Setup of 09-11:
// fbindct_8bit
module fbindct_8bit #(
  parameter IN_WIDTH = 8,                                  
  parameter INT_BITS = 6,                                  
  parameter FRAC_BITS = 6,                                 
  parameter INTER_WIDTH = IN_WIDTH + INT_BITS + FRAC_BITS, 
  parameter OUT_WIDTH = 20                                 
)(
  input                                        clk,
  input                                        rst,
  input signed [8*IN_WIDTH-1:0]                x_in,         
  input                                        ready_in,     
  input                                        load,         
  output                                       valid_out,    
  output signed [8*OUT_WIDTH-1:0]              y_out         
);
For scale: roughly 440 flip-flops, about 30000 um2 of cells after synthesis.
Settings: LEC_CHECK=0, ABC_AREA=1, CAP_MARGIN=20, CORE_ASPECT_RATIO=0.7, CORE_MARGIN=2, CORE_UTILIZATION=40, MIN_ROUTING_LAYER=met2, SLEW_MARGIN=10; clock period 7.51 ns.
run.sh (not shown) runs the stock make flow with config.mk's settings and CLKGATE_MAP_FILE=.
For 10-05, these inputs were changed with respect to 09-11:
==> flow/config.mk <==
export PLATFORM = sky130hd
export DESIGN_NAME = fbindct_8bit
export DESIGN_NICKNAME = fbindct_8bit
export VERILOG_FILES = /design/flow/design.v
export SDC_FILE = /design/flow/constraint.sdc
export NUM_CORES = 4
export LEC_CHECK = 0
export CAP_MARGIN = 20
export CORE_MARGIN = 2
export CORE_UTILIZATION = 72
export CTS_CLUSTER_SIZE = 42
export SETUP_SLACK_MARGIN = 0.65
export SLEW_MARGIN = 20
==> flow/constraint.sdc <==
create_clock -name core_clock -period 5.08 [get_ports {clk}]
set_input_delay 1.0160 -clock core_clock [delete_from_list [all_inputs] [get_ports {clk}]]
set_output_delay 1.0160 -clock core_clock [all_outputs]
set_load 0.01 [all_outputs]
Notes after the runs:
The final report for 10-05 shows a completed flow and a layout that fails verification, specifically negative setup slack.
Measured against 09-11, the number of nets in the layout of 10-05 comes out at 0.873 times the reference value.
When 10-05 is measured against 09-11, its proportion of synthesized chip area in sequential cells turns out 1.8 points higher.
Where post-placement setup slack is concerned, 09-11 is better than 10-05.
Fraction of the mapped netlist area in simple logic gates for 10-05 is lower than for 09-11.
Area reported by Yosys stat | 10-05 below 09-11
Higher pin count of the biggest net entering global routing goes to 09-11 over 10-05.
When 10-05 is set beside 09-11, its sequential share of power turns out to be 3.5 points smaller.
The number of multi-input combinational cells in the layout in 10-05 is 0.875 times that in 09-11.
Post-CTS setup buffer count (10-05 over 09-11): increase, 58

fbindct_8bit again, from the RTL that the note above started with.
export LEC_CHECK = 0
export CAP_MARGIN = 20
export CELL_PAD_IN_SITES_DETAIL_PLACEMENT = 1
export CELL_PAD_IN_SITES_GLOBAL_PLACEMENT = 3
export CORE_MARGIN = 2
export CORE_UTILIZATION = 67
export GPL_TIMING_DRIVEN = 0
export MAX_ROUTING_LAYER = met4
export PLACE_DENSITY_LB_ADDON = 0.14
export SLEW_MARGIN = 10
export TNS_END_PERCENT = 65
create_clock -name core_clock -period 10.0 [get_ports {clk}]
The baseline died in global placement without I/O (FLW-0024).
==> next run, changes <==
==> flow/config.mk (replaced) <==
export PLATFORM = sky130hd
export DESIGN_NAME = fbindct_8bit
export DESIGN_NICKNAME = fbindct_8bit
export VERILOG_FILES = /design/flow/design.v
export SDC_FILE = /design/flow/constraint.sdc
export NUM_CORES = 4
export LEC_CHECK = 0
export CAP_MARGIN = 20
export CORE_MARGIN = 2
export CORE_UTILIZATION = 40
export SLEW_MARGIN = 20
==> flow/constraint.sdc (replaced) <==
create_clock -name core_clock -period 4.78 [get_ports {clk}]
set_input_delay 0.9560 -clock core_clock [delete_from_list [all_inputs] [get_ports {clk}]]
set_output_delay 0.9560 -clock core_clock [all_outputs]
set_load 0.01 [all_outputs]
Now the flow finished with negative setup slack left.
Area after synthesis is unchanged.
Die area is higher by 66%.
Synthesized cell count stays the same.
==> next run, changes <==
--- a/flow/config.mk
+++ b/flow/config.mk
@@ -8,4 +8,6 @@
 export CAP_MARGIN = 20
 export CORE_MARGIN = 2
-export CORE_UTILIZATION = 40
+export CORE_UTILIZATION = 72
+export CTS_CLUSTER_DIAMETER = 378
 export SLEW_MARGIN = 20
+export TNS_END_PERCENT = 5
==> flow/constraint.sdc (replaced) <==
create_clock -name core_clock -period 5.08 [get_ports {clk}]
set_input_delay 1.0160 -clock core_clock [delete_from_list [all_inputs] [get_ports {clk}]]
set_output_delay 1.0160 -clock core_clock [all_outputs]
set_load 0.01 [all_outputs]
The changed run completed, yet does not pass: negative setup slack.
Synthesized area does not change.
Core utilization goes up by 35 points.
Wire length goes up by 9.8%.
Clock-buffer cell count goes down by 10.
Final cell count goes down by 12%.
First-iteration DRC count goes up by 130%.
==> next run, changes <==
--- a/flow/config.mk
+++ b/flow/config.mk
@@ -8,6 +8,6 @@
 export CAP_MARGIN = 20
 export CORE_MARGIN = 2
-export CORE_UTILIZATION = 72
-export CTS_CLUSTER_DIAMETER = 378
+export CORE_UTILIZATION = 66
+export CTS_CLUSTER_DIAMETER = 141
+export MAX_ROUTING_LAYER = met4
 export SLEW_MARGIN = 20
-export TNS_END_PERCENT = 5
==> flow/constraint.sdc (replaced) <==
create_clock -name core_clock -period 3.43 [get_ports {clk}]
set_input_delay 0.6860 -clock core_clock [delete_from_list [all_inputs] [get_ports {clk}]]
set_output_delay 0.6860 -clock core_clock [all_outputs]
set_load 0.01 [all_outputs]
The changed run aborted during global routing on GRT-0232.
Die area increases by a little under a tenth.
Synthesized cell count does not change.
Synthesized area does not change.
==> next run, changes <==
--- a/flow/config.mk
+++ b/flow/config.mk
@@ -8,6 +8,6 @@
 export CAP_MARGIN = 20
 export CORE_MARGIN = 2
-export CORE_UTILIZATION = 66
-export CTS_CLUSTER_DIAMETER = 141
-export MAX_ROUTING_LAYER = met4
+export CORE_UTILIZATION = 72
+export CTS_CLUSTER_SIZE = 98
 export SLEW_MARGIN = 20
+export TNS_END_PERCENT = 5
==> flow/constraint.sdc (replaced) <==
create_clock -name core_clock -period 5.7 [get_ports {clk}]
set_input_delay 1.1400 -clock core_clock [delete_from_list [all_inputs] [get_ports {clk}]]
set_output_delay 1.1400 -clock core_clock [all_outputs]
set_load 0.01 [all_outputs]
After rerunning: Now the flow completed with no timing, DRC or antenna violations. Area after synthesis does not change. Synthesized cell count is unchanged. Die area goes down by a little under a tenth.
==> next run, changes <==
--- a/flow/config.mk
+++ b/flow/config.mk
@@ -8,6 +8,6 @@
 export CAP_MARGIN = 20
 export CORE_MARGIN = 2
-export CORE_UTILIZATION = 72
-export CTS_CLUSTER_SIZE = 98
+export CORE_UTILIZATION = 65
+export MAX_ROUTING_LAYER = met4
+export SETUP_SLACK_MARGIN = 0.61
 export SLEW_MARGIN = 20
-export TNS_END_PERCENT = 5
==> flow/constraint.sdc (replaced) <==
create_clock -name core_clock -period 4.83 [get_ports {clk}]
set_input_delay 0.9660 -clock core_clock [delete_from_list [all_inputs] [get_ports {clk}]]
set_output_delay 0.9660 -clock core_clock [all_outputs]
set_load 0.01 [all_outputs]
What happened: This time the run ran to the end with violations: negative setup slack. Worst hold slack gets worse by 0.0090 ns. Power rises by 45%. Wire length rises by 5.7%. Die size rises by 11%. Via count rises by 2.0%. Clock-buffer cell count is unchanged. Non-clock buffer count rises by 160. Cell area rises by 7.2%. Sequential power rises by 18%.

The RTL this note starts from:
==> flow/design.v <==
`timescale 1ns / 1ps
module fbindct_8bit #(
  parameter IN_WIDTH = 8,                                  
  parameter INT_BITS = 6,                                  
  parameter FRAC_BITS = 6,                                 
  parameter INTER_WIDTH = IN_WIDTH + INT_BITS + FRAC_BITS, 
  parameter OUT_WIDTH = 20                                 
)(
  input                                        clk,
  input                                        rst,
  input signed [8*IN_WIDTH-1:0]                x_in,         
  input                                        ready_in,     
  input                                        load,         
  output                                       valid_out,    
  output signed [8*OUT_WIDTH-1:0]              y_out         
);
parameter [1:0] IDLE = 2'b00;
parameter [1:0] WAIT = 2'b01;
parameter [1:0] SEND = 2'b10;
reg [1:0] state;
parameter [1:0] STAGE1 = 2'b00;
parameter [1:0] STAGE2 = 2'b01;
parameter [1:0] STAGE3 = 2'b10;
parameter [1:0] STAGE4 = 2'b11;
reg [1:0] stage;
reg signed [IN_WIDTH-1:0] x_reg_0, x_reg_1, x_reg_2, x_reg_3, x_reg_4, x_reg_5, x_reg_6, x_reg_7;
reg done;
assign valid_out = done;
always @(posedge clk) begin : state_machine
  if (rst) begin
    state <= IDLE;
    stage <= STAGE1;
    done <= 1'b0;
    x_reg_0 <= 0;
    x_reg_1 <= 0;
    x_reg_2 <= 0;
    x_reg_3 <= 0;
    x_reg_4 <= 0;
    x_reg_5 <= 0;
    x_reg_6 <= 0;
    x_reg_7 <= 0;
  end else begin
    case (state)
      IDLE: begin
        if(load) begin
          x_reg_0 <= x_in[1*IN_WIDTH-1:0*IN_WIDTH];
          x_reg_1 <= x_in[2*IN_WIDTH-1:1*IN_WIDTH];
          x_reg_2 <= x_in[3*IN_WIDTH-1:2*IN_WIDTH];
          x_reg_3 <= x_in[4*IN_WIDTH-1:3*IN_WIDTH];
          x_reg_4 <= x_in[5*IN_WIDTH-1:4*IN_WIDTH];
          x_reg_5 <= x_in[6*IN_WIDTH-1:5*IN_WIDTH];
          x_reg_6 <= x_in[7*IN_WIDTH-1:6*IN_WIDTH];
          x_reg_7 <= x_in[8*IN_WIDTH-1:7*IN_WIDTH];
          state <= WAIT;
        end
      end
      WAIT: begin
        case (stage)
          STAGE1: begin 
            stage <= STAGE2;
            done <= 1'b0;
          end
          STAGE2: stage <= STAGE3;
          STAGE3: stage <= STAGE4;
          STAGE4: begin 
            state <= SEND;
            stage <= STAGE1;
            done <= 1'b1;
          end
          default : begin 
            stage <= STAGE1;
          end
        endcase
      end
      SEND: begin
        if(ready_in) begin
          state <= IDLE;
          done <= 1'b0;
        end
      end
      default: state <= IDLE;
    endcase
  end
end
reg signed [INTER_WIDTH-1:0] a_reg_0, a_reg_1, a_reg_2, a_reg_3, a_reg_4, a_reg_5, a_reg_6, a_reg_7;
wire signed [INTER_WIDTH-1:0] a_wire_0, a_wire_1, a_wire_2, a_wire_3, a_wire_4, a_wire_5, a_wire_6, a_wire_7;
assign a_wire_0 = (x_reg_0 + x_reg_7) << FRAC_BITS;
assign a_wire_1 = (x_reg_1 + x_reg_6) << FRAC_BITS;
assign a_wire_2 = (x_reg_2 + x_reg_5) << FRAC_BITS;
assign a_wire_3 = (x_reg_3 + x_reg_4) << FRAC_BITS;
assign a_wire_4 = (x_reg_3 - x_reg_4) << FRAC_BITS;
assign a_wire_5 = (x_reg_2 - x_reg_5) << FRAC_BITS;
assign a_wire_6 = (x_reg_1 - x_reg_6) << FRAC_BITS;
assign a_wire_7 = (x_reg_0 - x_reg_7) << FRAC_BITS;
always @(posedge clk) begin : stage1
  if(rst) begin
    a_reg_0 <= 0;
    a_reg_1 <= 0;
    a_reg_2 <= 0;
    a_reg_3 <= 0;
    a_reg_4 <= 0;
    a_reg_5 <= 0;
    a_reg_6 <= 0;
    a_reg_7 <= 0;
  end else if(stage == STAGE1) begin
    a_reg_0 <= a_wire_0;
    a_reg_1 <= a_wire_1;
    a_reg_2 <= a_wire_2;
    a_reg_3 <= a_wire_3;
    a_reg_4 <= a_wire_4;
    a_reg_5 <= a_wire_5;
    a_reg_6 <= a_wire_6;
    a_reg_7 <= a_wire_7;
  end
end
reg signed [INTER_WIDTH-1:0] b_reg_0, b_reg_1;
wire signed [INTER_WIDTH-1:0] b_wire_0, b_wire_1;
assign b_wire_0 = (a_reg_5>>>2) + (a_reg_5>>>3) + a_reg_6;             
assign b_wire_1 = (b_wire_0>>>1) + (b_wire_0>>>3) - a_reg_5;           
always @(posedge clk) begin : stage2
  if(rst) begin
    b_reg_0 <= 0;
    b_reg_1 <= 0;
  end else if(stage == STAGE2) begin
    b_reg_0 <= b_wire_0;
    b_reg_1 <= b_wire_1;
  end
end
reg signed [INTER_WIDTH-1:0] c_reg_0, c_reg_1, c_reg_2, c_reg_3, c_reg_4, c_reg_5, c_reg_6, c_reg_7;
wire signed [INTER_WIDTH-1:0] c_wire_0, c_wire_1, c_wire_2, c_wire_3, c_wire_4, c_wire_5, c_wire_6, c_wire_7;
assign c_wire_0 = a_reg_0 + a_reg_3;
assign c_wire_1 = a_reg_2 + a_reg_1;
assign c_wire_2 = a_reg_1 - a_reg_2;
assign c_wire_3 = a_reg_0 - a_reg_3;
assign c_wire_4 = a_reg_4 + b_reg_1;
assign c_wire_5 = a_reg_4 - b_reg_1;
assign c_wire_6 = a_reg_7 - b_reg_0;
assign c_wire_7 = b_reg_0 + a_reg_7;
always @(posedge clk) begin : stage3 
  if(rst) begin
    c_reg_0 <= 0;
    c_reg_1 <= 0;
    c_reg_2 <= 0;
    c_reg_3 <= 0;
    c_reg_4 <= 0;
    c_reg_5 <= 0;
    c_reg_6 <= 0;
    c_reg_7 <= 0;
  end else if(stage == STAGE3) begin
    c_reg_0 <= c_wire_0;
    c_reg_1 <= c_wire_1;
    c_reg_2 <= c_wire_2;
    c_reg_3 <= c_wire_3;
    c_reg_4 <= c_wire_4;
    c_reg_5 <= c_wire_5;
    c_reg_6 <= c_wire_6;
    c_reg_7 <= c_wire_7;
  end
end
reg signed [INTER_WIDTH-1:0] d_reg_0, d_reg_1, d_reg_2, d_reg_3, d_reg_4, d_reg_5, d_reg_6;
wire signed [INTER_WIDTH-1:0] d_wire_0, d_wire_1, d_wire_2, d_wire_3, d_wire_4, d_wire_5, d_wire_6;
assign d_wire_0 = c_reg_0 + c_reg_1;                                          
assign d_wire_1 = (d_wire_0>>>1) - c_reg_1;                                   
assign d_wire_2 = c_reg_2 - ((c_reg_3>>>2) + (c_reg_3>>>3));                 
assign d_wire_3 = c_reg_3 + (d_wire_2>>>2) + (d_wire_2>>>3);                 
assign d_wire_4 = c_reg_4 - (c_reg_7>>>3);                                    
assign d_wire_5 = c_reg_5 + (c_reg_6>>>1) + (c_reg_6>>>2) + (c_reg_6>>>3);  
assign d_wire_6 = c_reg_6 - (d_wire_5>>>1);                                   
always @(posedge clk) begin : stage4 
  if(rst) begin
    d_reg_0 <= 0;
    d_reg_1 <= 0;
    d_reg_2 <= 0;
    d_reg_3 <= 0;
    d_reg_4 <= 0;
    d_reg_5 <= 0;
    d_reg_6 <= 0;
  end else if(stage == STAGE4) begin
    d_reg_0 <= d_wire_0;
    d_reg_1 <= d_wire_1;
    d_reg_2 <= d_wire_2;
    d_reg_3 <= d_wire_3;
    d_reg_4 <= d_wire_4;
    d_reg_5 <= d_wire_5;
    d_reg_6 <= d_wire_6;
  end
end
reg [INTER_WIDTH-1:0] c_reg7_delay;
always @(posedge clk) begin : delay_c_reg
  if (rst) begin
    c_reg7_delay <= 1'b0;
  end else begin
    c_reg7_delay <= c_reg_7;
  end
end
assign y_out[1*OUT_WIDTH-1:0*OUT_WIDTH] = d_reg_0;
assign y_out[2*OUT_WIDTH-1:1*OUT_WIDTH] = c_reg7_delay;
assign y_out[3*OUT_WIDTH-1:2*OUT_WIDTH] = d_reg_3;
assign y_out[4*OUT_WIDTH-1:3*OUT_WIDTH] = d_reg_6;
assign y_out[5*OUT_WIDTH-1:4*OUT_WIDTH] = d_reg_1;
assign y_out[6*OUT_WIDTH-1:5*OUT_WIDTH] = d_reg_5;
assign y_out[7*OUT_WIDTH-1:6*OUT_WIDTH] = d_reg_2;
assign y_out[8*OUT_WIDTH-1:7*OUT_WIDTH] = d_reg_4;
endmodule
Settings: LEC_CHECK=0, CAP_MARGIN=20, CORE_MARGIN=2, CORE_UTILIZATION=67, SLEW_MARGIN=20; clock period 5.08 ns.
The starting point finished but fails on setup timing.
Rerun with:
- CORE_UTILIZATION: 67 -> 40
- MAX_ROUTING_LAYER: default -> met4
- TNS_END_PERCENT: default -> 85
- clock period: 5.08 -> 10.0 ns (I/O delays scaled with it)
Result:
- The new run produced a clean layout
- utilization drops by 33 points
- final area drops slightly
- setup slack improves by 4.2 ns
- via count drops by roughly a tenth
Rerun with:
- CORE_UTILIZATION: 40 -> 66
- MAX_ROUTING_LAYER: met4 -> default
- TNS_END_PERCENT: 85 -> default
- clock period: 10.0 -> 5.07 ns (I/O delays scaled with it)
Effect: The changed run completed, yet does not pass: setup timing. Final area increases slightly. First-iteration DRC count rose by well over a third. Global-route usage goes up by 14 points. Total power rose by well over a third. Wire length came out higher by roughly a tenth. Non-clock buffer count went up by 118. Via count rises by roughly a tenth. Clock-buffer cell count falls by 4.
Rerun with:
- CORE_UTILIZATION: 66 -> 28
- clock period: 5.07 -> 13.9 ns (I/O delays scaled with it)
The changed run finished with timing, DRC and antenna clean.
Combinational power went down by 70%.
Via count falls by about 8%.
Setup slack gets better by 8.1 ns.
Worst hold slack improves by 0.0052 ns.
Die area went up by 130%.
First-iteration DRC count decreases by about 40%.
Area after synthesis stays the same.
Critical path depth is higher by 2.
Clock-buffer cell count is higher by 1.
Global-route usage shrinks by 20 points.
Power figures rest on the tool's default switching activity, not on a simulated workload.
